Setup of delta:
==> flow/design.v (excerpt) <==
module i16_biquad(
    input CLK, RST,
    input unsigned [15:0] A,
    output signed [15:0] B,
    input signed [15:0] b_0,
    input signed [15:0] b_1,
    input signed [15:0] b_2,
    input signed [15:0] a_1,
    input signed [15:0] a_2
);
For scale: ~71 flip-flops, ~110 I/O pins, roughly 57000 sq um of cells after synthesis.
clock: 12.1 ns
lec_check: 0
cap_margin: 5
core_margin: 2
core_utilization: 72
cts_cluster_diameter: 359
cts_cluster_size: 31
setup_slack_margin: -0.87
slew_margin: 20
run.sh (not shown) runs the stock make flow with config.mk's settings and CLKGATE_MAP_FILE=.
In delta the implementation completed, yet the final layout does not meet the checks, the culprit being negative setup slack.
--- input diff delta..amber ---
Settings: CTS_CLUSTER_DIAMETER now 27, was 359; CORE_UTILIZATION now 65, was 72; CAP_MARGIN now 20, was 5; CTS_CLUSTER_SIZE no longer set, was 31; SETUP_SLACK_MARGIN no longer set, was -0.87; the clock period (ns, I/O delays scaled along) now 16.0, was 12.1.
Note that the critical path depth recorded for amber amounts to 0.941 times the value seen in delta. Taking amber as 1.0, delta lands at 0.898 on core footprint. amber against delta: global-route usage shrank by 2.3 points. Summary: final instance area, amber better than delta. Maximum number of pins on one net before global-route repair: amber < delta. Looking at end point of the critical path, the DELAY_0.READ[34] result is from amber; the DELAY_0.READ[31] one comes from delta. Between amber and delta, the clock-pin slew of the registers on the worst-case setup and hold paths does not differ in any meaningful way. Every stage of the flow completed for amber, and the final layout passed the timing, design-rule and antenna checks. Against delta, amber comes in 11 points lower on utilization of the core after routing.
[inputs] nickel vs amber
Settings: swapping 65 for 31 in CORE_UTILIZATION; clearing CTS_CLUSTER_DIAMETER, which used to be 27; swapping 16.0 for 15.8 in the clock period (ns, I/O delays scaled along).
==> comparison <==
- Comparing nickel against amber, there is no change at all in count of antenna-violating nets left after detailed routing.
- Side by side, pre-placement core utilization turned out lower in nickel than in amber.
- Logic gate fraction of the total cell area in nickel is 2.4 points below amber.
- Comparing nickel and amber, the higher post-CTS setup buffer count is on amber.
- Relative to amber, global routing met2 resource utilization decreased by 28 points in nickel.
- nickel vs. amber: share of the clock period used by the worst path increased 0.25 points.
- Across both runs, global-route usage was lower for nickel than for amber.
Setup changes, nickel to raven
Settings: CTS_CLUSTER_DIAMETER: unset -> 27; PLACE_DENSITY_LB_ADDON: unset -> 0.25; CTS_CLUSTER_SIZE: unset -> 25; CORE_UTILIZATION: 31 -> 72; the clock period (ns, I/O delays scaled along): 15.8 -> 16.0.
Notes after the runs:
Multi-input combinational cell count essentially unchanged between nickel and raven.
raven vs. nickel: met2 usage in global routing increased by 31 points relative to the old numbers; utilization now larger; final instance area -about 6%; hold slack decreased 0.053 ns; total routing resource utilization after global routing went up 19 points.
[compare] base=nickel new=raven: pin count of the biggest net entering global routing increased 35; via density per instance rose by 25%.
Looking only at worst setup slack, and setting everything else aside, the lower value of nickel and raven goes to raven.

========
== run A ==
i16_biquad again, from the RTL that the note above started with.
make LEC_CHECK=0 CAP_MARGIN=20 CORE_MARGIN=2 CORE_UTILIZATION=72 CTS_CLUSTER_DIAMETER=27 PLACE_DENSITY_LB_ADDON=0.27 SLEW_MARGIN=20 TNS_END_PERCENT=5 finish   # period 16.0 ns
### run A -> run B
- putting CTS_CLUSTER_SIZE at 100 where nothing was set
- swapping 20 for 10 in SLEW_MARGIN
- swapping 5 for 35 in TNS_END_PERCENT
- putting ABC_AREA at 0 where nothing was set
- swapping 27 for 393 in CTS_CLUSTER_DIAMETER
- putting CORE_ASPECT_RATIO at 0.5 where nothing was set
- swapping 0.27 for 0.3 in PLACE_DENSITY_LB_ADDON
- swapping 72 for 40 in CORE_UTILIZATION
[summary]
Looking at total global routing track utilization, run B sits 17 points below run A.
Cell type of the slowest stage on the worst timing path: sky130_fd_sc_hd__fa_1 -> run A, sky130_fd_sc_hd__fa_2 -> run B
Max maximum clock rate across run A and run B: run B
Fraction of area in registers of run A is on par with run B.
Synthesis-to-layout area growth was lower in the run labelled run A.
For run C, these inputs were changed with respect to run B:
- CTS_CLUSTER_DIAMETER no longer set, was 393
- TNS_END_PERCENT no longer set, was 35
- ABC_AREA no longer set, was 0
- CORE_UTILIZATION now 72, was 40
- PLACE_DENSITY_LB_ADDON now 0.2, was 0.3
- SLEW_MARGIN now 20, was 10
- CTS_CLUSTER_SIZE no longer set, was 100
- the clock period (ns, I/O delays scaled along) now 13.6, was 16.0
==> results <==
Post-layout period usage of the worst path was lower in run B than in run C.
Of run B and run C, run B shows the lower final setup violation count, with run C above it.
Reported for run B and run C, number of instances in the synthesized netlist turned out identical to the last digit.
Run C vs run B: HPWL reported at the end of detailed placement up
Across run B and run C, a clean result was obtained everywhere but in run C.
Status run C: flow complete, layout not clean - negative setup slack
Row signed area change from the synthesized netlist to the final layout: run C higher / run B lower
Re met2 routing resource usage after global routing: run C is 32 points up on run B.
Changes observed in run C relative to run B: total die size shrank by 65000 µm², detailed-route vias per instance grew by 1.0, worst-case setup margin in the final layout shrank by 1.84 ns, count of library flops with an enable pin held steady, synthesized net count held steady.
Changes in run D relative to run C:
- a change of CORE_UTILIZATION from 72 to 40
- a deleted PLACE_DENSITY_LB_ADDON that had been 0.2
- a deleted CORE_ASPECT_RATIO that had been 0.5
- a change of the clock period (ns, I/O delays scaled along) from 13.6 to 15.8
--- outcome ---
Run D: all stages complete, timing, DRC and antenna checks passed
Multi-input gate share of the layout cell area: higher on run C
From run C to run D, number of CTS-inserted buffers did not move at all.
| iteration count of the initial detailed-routing pass | run D vs run C | 3 lower |
Run D ended up with met4 as its top routing layer in use; run C ended up with met5.
Sort run C and run D by DRC violation total after the first TritonRoute iteration, descending, and run C comes first.
Setup slack: run D more than run C
Re global routing met3 resource utilization: run C and run D aren't equal, and the higher value belongs to run C.
Summary of run D over run C: met2 layer wire length in the routed design has decreased; synthesized-area fraction occupied by xor and xnor cells comparable.
#### Input delta (run E over run D)
- changing CORE_UTILIZATION from 40 to 59
- setting CTS_CLUSTER_SIZE to 97 for the first time
- setting TNS_END_PERCENT to 35 for the first time
- setting PLACE_DENSITY to 0.38 for the first time
- changing the clock period (ns, I/O delays scaled along) from 15.8 to 12.5
### Flow results
- Looking at met2 usage, run E sits 16 points above run D.
- Run D → run E: number of clock buffers in the layout picked up an extra 1; setup slack lost 2.46 ns.
- [run E] flow finished | final checks: failed | reasons: negative setup slack
- In run E, the final hold slack came out 0.099 ns above the value in run D.
- Compared with run D, in run E share of the cycle needed by the critical path after routing moved up; final cell count moved down; sum of negative setup slack moved down.

========
## build 8
The RTL this note starts from:
==> flow/design.v <==
module i16_mul(
    input signed [15:0] A,
    input signed [15:0] B,
    output signed [31:0] P
);
assign P = A * B;
endmodule
module i18_mul(
    input signed [17:0] A,
    input signed [15:0] B_coef,
    output signed [33:0] P
);
assign P = A * B_coef;
endmodule
module i36_acc(
    input signed [33:0] A,
    input signed [31:0] B,
    input signed [35:0] _Z,
    output signed [35:0] S
);
wire signed [35:0] A_ext = {{2{A[33]}}, A};
wire signed [35:0] B_ext = {{4{B[31]}}, B};
assign S = A_ext + B_ext + _Z;
endmodule
module i36_delay(
    input CLK,
    input RST,
    input signed [35:0] STORE,
    output reg signed [35:0] READ
);
always @ (posedge CLK, negedge RST) begin
    if (!RST) begin
        READ <= 0;
    end else begin
        READ <= STORE;
    end
end
endmodule
module i36_trunc(
    input signed [35:0] A,
    output reg signed [15:0] B_sat,
    output reg signed [17:0] B
);
wire signed [35:0] shifted_inter = (A >>> 14);
wire signed [21:0] shifted = shifted_inter[21:0];
always @(*) begin
    B = $signed(shifted[17:0]);
    if (shifted > 22'sd32767) B_sat = 16'sd32767;
    else if (shifted < -22'sd32768) B_sat = -16'sd32768;
    else B_sat = $signed(shifted[15:0]);
end
endmodule
module i16_biquad(
    input CLK, RST,
    input unsigned [15:0] A,
    output signed [15:0] B,
    input signed [15:0] b_0,
    input signed [15:0] b_1,
    input signed [15:0] b_2,
    input signed [15:0] a_1,
    input signed [15:0] a_2
);
wire signed [17:0] feedback;
wire signed [31:0] P_b0;
wire signed [31:0] P_b1;
wire signed [31:0] P_b2;
wire signed [33:0] P_a1;
wire signed [33:0] P_a2;
wire signed [35:0] S_0;
wire signed [35:0] S_1;
wire signed [35:0] S_2;
wire signed [35:0] Z_0;
wire signed [35:0] Z_1;
i16_mul mul_b0(
    .A(A),
    .B(b_0),
    .P(P_b0)
);
i16_mul mul_b1(
    .A(A),
    .B(b_1),
    .P(P_b1)
);
i16_mul mul_b2(
    .A(A),
    .B(b_2),
    .P(P_b2)
);
i18_mul mul_a1(
    .A(feedback),
    .B_coef(a_1),
    .P(P_a1)
);
i18_mul mul_a2(
    .A(feedback),
    .B_coef(a_2),
    .P(P_a2)
);
i36_acc ACC_0(
    .A(P_a2),
    .B(P_b2),
    ._Z(36'sd0),
    .S(S_0)
);
i36_acc ACC_1(
    .A(P_a1),
    .B(P_b1),
    ._Z(Z_0),
    .S(S_1)
);
i36_acc ACC_2(
    .A(34'sd0),
    .B(P_b0),
    ._Z(Z_1),
    .S(S_2)
);
i36_delay DELAY_0(
    .CLK(CLK),
    .RST(RST),
    .STORE(S_0),
    .READ(Z_0)
);
i36_delay DELAY_1(
    .CLK(CLK),
    .RST(RST),
    .STORE(S_1),
    .READ(Z_1)
);
i36_trunc OUT(
    .A(S_2),
    .B(feedback),
    .B_sat(B)
);
endmodule
clock: 16.0 ns
lec_check: 0
cap_margin: 20
core_margin: 2
core_utilization: 72
cts_cluster_diameter: 27
cts_cluster_size: 25
place_density_lb_addon: 0.27
slew_margin: 20
Input-level comparison between build 78 and build 8:
- CORE_UTILIZATION changed from 72 to 55
- SLEW_MARGIN changed from 20 to 10
- TNS_END_PERCENT newly set to 35
- CTS_CLUSTER_SIZE changed from 25 to 100
- PLACE_DENSITY_LB_ADDON changed from 0.27 to 0.3
- ABC_AREA newly set to 0
- CTS_CLUSTER_DIAMETER changed from 27 to 227
Notes after the runs:
In build 78 relative to build 8, first-iteration detailed-routing DRC count had gone down by more than a quarter. Build 78 vs build 8, highest routing layer actually used: met4 vs met5. For build 78, the endpoint of the worst setup timing path was DELAY_1.READ[34], unlike build 8, where it was DELAY_0.READ[34]. Utilization build 8 -> build 78: down. Compared build 78 vs build 8, and critical path depth is down in build 78. From build 8 to build 78 the numbers moved as follows: non-clock buffer instance count of the final layout picked up an extra about 15%, number of setup buffers added after CTS saw little to no change.
--- input diff build 78..build 10 ---
- a deleted PLACE_DENSITY_LB_ADDON that had been 0.3
- a deleted CTS_CLUSTER_SIZE that had been 100
- a deleted CTS_CLUSTER_DIAMETER that had been 227
- a change of SLEW_MARGIN from 10 to 20
- a deleted TNS_END_PERCENT that had been 35
- a deleted ABC_AREA that had been 0
- a change of CORE_UTILIZATION from 55 to 40
==> results <==
Biggest cell delay along the critical path: build 10 > build 78.
What build 33 does differently from build 10 at the input level:
- CTS_CLUSTER_SIZE: unset -> 100
- CTS_CLUSTER_DIAMETER: unset -> 227
- ABC_AREA: unset -> 1
- TNS_END_PERCENT: unset -> 35
- CAP_MARGIN: 20 -> 40
- SLEW_MARGIN: 20 -> 10
- PLACE_DENSITY_LB_ADDON: unset -> 0.3
- SETUP_SLACK_MARGIN: unset -> -1.46
Findings:
- From build 10 to build 33 the numbers moved as follows: placer's final routability congestion estimate higher, number of nets at the end of the flow higher.
- Compared with build 10, the detailed router inserted more vias in build 33.
- The setup slack of build 33 is larger than that of build 10.
- Number of antenna violations at the first check in global routing is higher on build 10
- [compare] base=build 10 new=build 33: cell area now smaller, share of cell area taken by flip-flops and latches held steady, total number of placement rows now sits higher, synthesized area higher, horizontal die dimension rose by 0.92%.
